==> run a <==
Design reuleaux, start of the top module:
module reuleaux(input logic clk, input logic rst_n, input logic [2:0] colour,
                input logic [7:0] centre_x, input logic [6:0] centre_y, input logic [7:0] diameter,
                input logic start, output logic done,
                output logic [7:0] vga_x, output logic [6:0] vga_y,
                output logic [2:0] vga_colour, output logic vga_plot);
clock: 40.1 ns
lec_check: 0
cap_margin: 20
core_margin: 2
core_utilization: 40
gpl_routability_driven: 0
slew_margin: 20
tns_end_percent: 95
run.sh (not shown) runs the stock make flow with config.mk's settings and CLKGATE_MAP_FILE=.
==> inputs of run b, as changes to run a <==
--- a/flow/config.mk
+++ b/flow/config.mk
@@ -7,7 +7,8 @@
 export LEC_CHECK = 0
+export ABC_AREA = 1
 export CAP_MARGIN = 20
 export CORE_MARGIN = 2
-export CORE_UTILIZATION = 40
-export GPL_ROUTABILITY_DRIVEN = 0
+export CORE_UTILIZATION = 71
+export CTS_CLUSTER_DIAMETER = 216
+export CTS_CLUSTER_SIZE = 43
 export SLEW_MARGIN = 20
-export TNS_END_PERCENT = 95
==> flow/constraint.sdc (replaced) <==
create_clock -name core_clock -period 33.1 [get_ports {clk}]
set_input_delay 6.6200 -clock core_clock [delete_from_list [all_inputs] [get_ports {clk}]]
set_output_delay 6.6200 -clock core_clock [all_outputs]
set_load 0.01 [all_outputs]
==> inputs of run c, as changes to run a <==
--- a/flow/config.mk
+++ b/flow/config.mk
@@ -9,5 +9,6 @@
 export CORE_MARGIN = 2
-export CORE_UTILIZATION = 40
-export GPL_ROUTABILITY_DRIVEN = 0
+export CORE_UTILIZATION = 71
+export CTS_CLUSTER_DIAMETER = 323
+export CTS_CLUSTER_SIZE = 37
+export SETUP_SLACK_MARGIN = 4.39
 export SLEW_MARGIN = 20
-export TNS_END_PERCENT = 95
==> flow/constraint.sdc (replaced) <==
create_clock -name core_clock -period 32.7 [get_ports {clk}]
set_input_delay 6.5400 -clock core_clock [delete_from_list [all_inputs] [get_ports {clk}]]
set_output_delay 6.5400 -clock core_clock [all_outputs]
set_load 0.01 [all_outputs]
==> inputs of run d, as changes to run a <==
--- a/flow/config.mk
+++ b/flow/config.mk
@@ -9,5 +9,3 @@
 export CORE_MARGIN = 2
-export CORE_UTILIZATION = 40
-export GPL_ROUTABILITY_DRIVEN = 0
+export CORE_UTILIZATION = 72
 export SLEW_MARGIN = 20
-export TNS_END_PERCENT = 95
==> flow/constraint.sdc (replaced) <==
create_clock -name core_clock -period 23.7 [get_ports {clk}]
set_input_delay 4.7400 -clock core_clock [delete_from_list [all_inputs] [get_ports {clk}]]
set_output_delay 4.7400 -clock core_clock [all_outputs]
set_load 0.01 [all_outputs]
==> results_slide.txt <==
Run Summary

Run status
  • Result of the run: no timing/DRC/antenna violations

Synthesis
  • Area share of the largest cell type after synthesis: 0.190

Die
  • Number of well taps: 696

Worst hold path
  • Worst min-delay path class: register to register

Drt
  • Vias: 45400

Finish
  • Clk cell area share: 0.00405
  • Cell type taking the most area: combinational gates

Run
  • Tool warnings: 141
That was run b.
==> results_slide.txt <==
Run Summary

Synthesis
  • Mean area per synthesized cell: 7.20 um^2
  • Nets at Floorplan: 5665
  • Area share of the largest cell type after synthesis: 0.207

Run status
  • Result of the run: stopped before the end
  • Halt Reason: [ERROR DPL-0038] Utilization greater than 100%, impossible to legalize
  • Last step reached: clock tree synthesis
That was run d.
==> results_slide.txt <==
Run Summary

Drt
  • Post-route met1 wirelength: about 55000 um
  • Vias: between 30000 and 40000

Finish
  • Cell type taking the most area: combinational gates
  • Clk cell area share: 0.00388

Worst hold path
  • Worst min-delay path class: register to register

Die
  • Number of well taps: 1165

Run
  • Tool warnings: approximately 140

Synthesis
  • Area share of the largest cell type after synthesis: 0.207

Run status
  • Result of the run: no timing/DRC/antenna violations
That was run a.
==> results_slide.txt <==
Run Summary

Run status
  • Result of the run: stopped before the end
  • Last step reached: global routing
  • Halt Reason: [ERROR GRT-0232] Routing congestion too high. Check the congestion heatmap in the GUI.

Placed design
  • Cell count after placement: ~6400

Clock network
  • Longest Clk Path Bufs: 2
That was run c.

* * *

==> exp/indigo <==
reuleaux again, from the RTL that the note above started with.
clock: 30.7 ns
lec_check: 0
abc_area: 1
cap_margin: 15
cell_pad_in_sites_global_placement: 1
core_aspect_ratio: 1.11
core_margin: 2
core_utilization: 47
cts_cluster_diameter: 221
cts_cluster_size: 98
gpl_routability_driven: 1
gpl_timing_driven: 1
place_density_lb_addon: 0.3
setup_slack_margin: -1.52
slew_margin: 0
tns_end_percent: 40
==> exp/ember (differences from exp/indigo) <==
Settings changed: CAP_MARGIN 15 to 5, CELL_PAD_IN_SITES_GLOBAL_PLACEMENT 1 to 0, CORE_UTILIZATION 47 to 67, CTS_CLUSTER_DIAMETER 221 to 233, CTS_CLUSTER_SIZE 98 to 56, PLACE_DENSITY set to 0.6, PLACE_DENSITY_LB_ADDON 0.3 to unset, SETUP_SLACK_MARGIN -1.52 to 5.0, TNS_END_PERCENT 40 to unset.
==> flow/constraint.sdc (replaced) <==
create_clock -name core_clock -period 26.9 [get_ports {clk}]
set_input_delay 5.3800 -clock core_clock [delete_from_list [all_inputs] [get_ports {clk}]]
set_output_delay 5.3800 -clock core_clock [all_outputs]
set_load 0.01 [all_outputs]
==> exp/raven (differences from exp/indigo) <==
Settings changed: ABC_AREA 1 to unset, CAP_MARGIN 15 to 20, CELL_PAD_IN_SITES_GLOBAL_PLACEMENT 1 to unset, CORE_ASPECT_RATIO 1.11 to unset, CORE_UTILIZATION 47 to 18, CTS_CLUSTER_DIAMETER 221 to unset, CTS_CLUSTER_SIZE 98 to unset, GPL_ROUTABILITY_DRIVEN 1 to unset, GPL_TIMING_DRIVEN 1 to unset, PLACE_DENSITY_LB_ADDON 0.3 to unset, SETUP_SLACK_MARGIN -1.52 to unset, SLEW_MARGIN 0 to 20, TNS_END_PERCENT 40 to unset.
==> flow/constraint.sdc (replaced) <==
create_clock -name core_clock -period 47.8 [get_ports {clk}]
set_input_delay 9.5600 -clock core_clock [delete_from_list [all_inputs] [get_ports {clk}]]
set_output_delay 9.5600 -clock core_clock [all_outputs]
set_load 0.01 [all_outputs]
==> results <==
exp/ember did not get past global routing (5_1_grt) with GRT-0116. exp/raven finished clean. exp/indigo completed and failed the layout checks on negative setup slack. Between exp/indigo and exp/raven, the lower final cell count is in exp/raven (gap about 7%, measured against exp/raven). In exp/indigo the sequential share of layout area is lower than in exp/raven, by 0.20 points. Between exp/indigo and exp/raven, the lower register-to-register slack is in exp/indigo (gap 18000 ps). Die area, lowest first: exp/ember, exp/indigo, exp/raven. Of exp/raven and exp/indigo, exp/indigo has the higher first-iteration DRC count (gap 3.1%, measured against exp/indigo). Of exp/raven and exp/indigo, exp/indigo has the higher utilization (gap 33 points). Of exp/raven and exp/indigo, exp/indigo has the higher non-clock buffer count (gap 332). In exp/indigo the critical path depth is higher than in exp/raven, by 29.
==> figures <==
quantity                                                               exp/ember                 exp/raven                  exp/indigo
Run status                                                stopped before the end  no timing/DRC/antenna violations  complete, but fails checks
Failing step                                            global routing (5_1_grt)                         -                           -
Violated checks                                                                -                         -        negative setup slack
Final Non-Filler Cells                                                         -                      7556                        8117
CP bufs+invs                                                                   -                        14                          22
Via-to-Cell Ratio                                                              -                      4.94                        5.36
Count of cell instances traversed by the critical path                         -                        92                         121
Reg2Reg Setup Slack                                                            -                  43310 ps                    25790 ps
Clock tree from TritonCTS                                                      -                     built                       built
Number of clock buffers in the layout                                          -                         5                           5
Yosys adder share                                                          24.2%                     26.4%                       24.2%
Combinational share of cell area                                               -                     83.3%                       76.6%
Layout-stage area growth over the synthesis result                             -                     10.5%                       11.9%
Startpoint-to-endpoint class of the critical path                              -  input port to output pin    input port to output pin
Cell Area, Placed                                                      49700 µm²                 39200 µm²                   43100 µm²
OpenROAD warning count                                                         -                       135                         139
Flop area                                                                      -                   821 µm²                     821 µm²
Overall via count from detail_route                                            -                     37400                       43500
Post-detailed-route DRC marker count                                           -                         0                           0
Xor-xnor portion of the synthesized cell area                              7.53%                     12.2%                       7.53%

* * *

==> inputs of violet <==
Starting RTL as in the previous note.
make LEC_CHECK=0 ABC_AREA=1 CAP_MARGIN=15 CELL_PAD_IN_SITES_GLOBAL_PLACEMENT=0 CORE_ASPECT_RATIO=0.98 CORE_MARGIN=2 CORE_UTILIZATION=70 CTS_CLUSTER_DIAMETER=358 CTS_CLUSTER_SIZE=43 GPL_ROUTABILITY_DRIVEN=1 GPL_TIMING_DRIVEN=1 HOLD_SLACK_MARGIN=-0.09 SLEW_MARGIN=40 finish   # period 25.2 ns
==> cedar (differences from violet) <==
Settings changed: CORE_ASPECT_RATIO 0.98 to 1.11, CORE_UTILIZATION 70 to 67, CTS_CLUSTER_DIAMETER 358 to 233, CTS_CLUSTER_SIZE 43 to 56, HOLD_SLACK_MARGIN -0.09 to not set, MAX_ROUTING_LAYER set to met4, PLACE_DENSITY set to 0.6, SETUP_SLACK_MARGIN set to 5.0, SLEW_MARGIN 40 to 0.
==> flow/constraint.sdc (replaced) <==
create_clock -name core_clock -period 26.9 [get_ports {clk}]
set_input_delay 5.3800 -clock core_clock [delete_from_list [all_inputs] [get_ports {clk}]]
set_output_delay 5.3800 -clock core_clock [all_outputs]
set_load 0.01 [all_outputs]
==> zinc (differences from violet) <==
Settings changed: CAP_MARGIN 15 to 20, CELL_PAD_IN_SITES_GLOBAL_PLACEMENT 0 to not set, CORE_ASPECT_RATIO 0.98 to not set, CORE_UTILIZATION 70 to 66, CTS_CLUSTER_DIAMETER 358 to not set, CTS_CLUSTER_SIZE 43 to not set, GPL_ROUTABILITY_DRIVEN 1 to not set, GPL_TIMING_DRIVEN 1 to not set, HOLD_SLACK_MARGIN -0.09 to not set, SETUP_SLACK_MARGIN set to -2.0, SLEW_MARGIN 40 to 20.
==> flow/constraint.sdc (replaced) <==
create_clock -name core_clock -period 29.8 [get_ports {clk}]
set_input_delay 5.9600 -clock core_clock [delete_from_list [all_inputs] [get_ports {clk}]]
set_output_delay 5.9600 -clock core_clock [all_outputs]
set_load 0.01 [all_outputs]
==> summary of the runs <==
violet did not get past global routing, error GRT-0116. zinc reached the layout checks and failed them: negative setup slack. cedar aborted during global routing (GRT-0116). In synthesized cell count, cedar and violet do not differ. In synthesized area, cedar and violet do not differ. In cedar the die area is larger than in violet, by 4.4%.
==> figures <==
Overall die width: violet 242 um; zinc 247 um; cedar 233 um
GP Congestion: violet 1.22; zinc 1.07; cedar 1.27
Count of buffers added by post-CTS timing repair for setup: violet 82; zinc 0; cedar 124
Number of instances in the placed design: violet 8679; zinc 8010; cedar 8622
Die height: violet 237 um; zinc 247 um; cedar 258 um
I/O Pins: violet 49; zinc 49; cedar 49
Placed cell area: violet 49900 sq um; zinc 44400 sq um; cedar 49700 sq um
Core outline area: violet 54900 sq um; zinc 57900 sq um; cedar 57700 sq um
Post-Place Worst Slack: violet -3150 ps; zinc -524 ps; cedar -1830 ps
Quantity of gates resized following cts: violet 415; zinc 0; cedar 422
HPWL after detailed placement: violet 132000 um; zinc 112000 um; cedar 121000 um
Multiplexer share of the synthesized area: violet 0.0258%; zinc 0.0258%; cedar 0.0258%
Die Footprint: violet 57400 sq um; zinc 60800 sq um; cedar 59900 sq um
Number of placement rows: violet 85; zinc 88; cedar 93
Result of the run: violet stopped before the end; zinc finished with violations; cedar stopped before the end
Last stage reached: violet global routing; zinc -; cedar global routing
Layout check failures: violet -; zinc negative setup slack; cedar -
Pre-Place Util: violet 70.8%; zinc 67.1%; cedar 67.3%
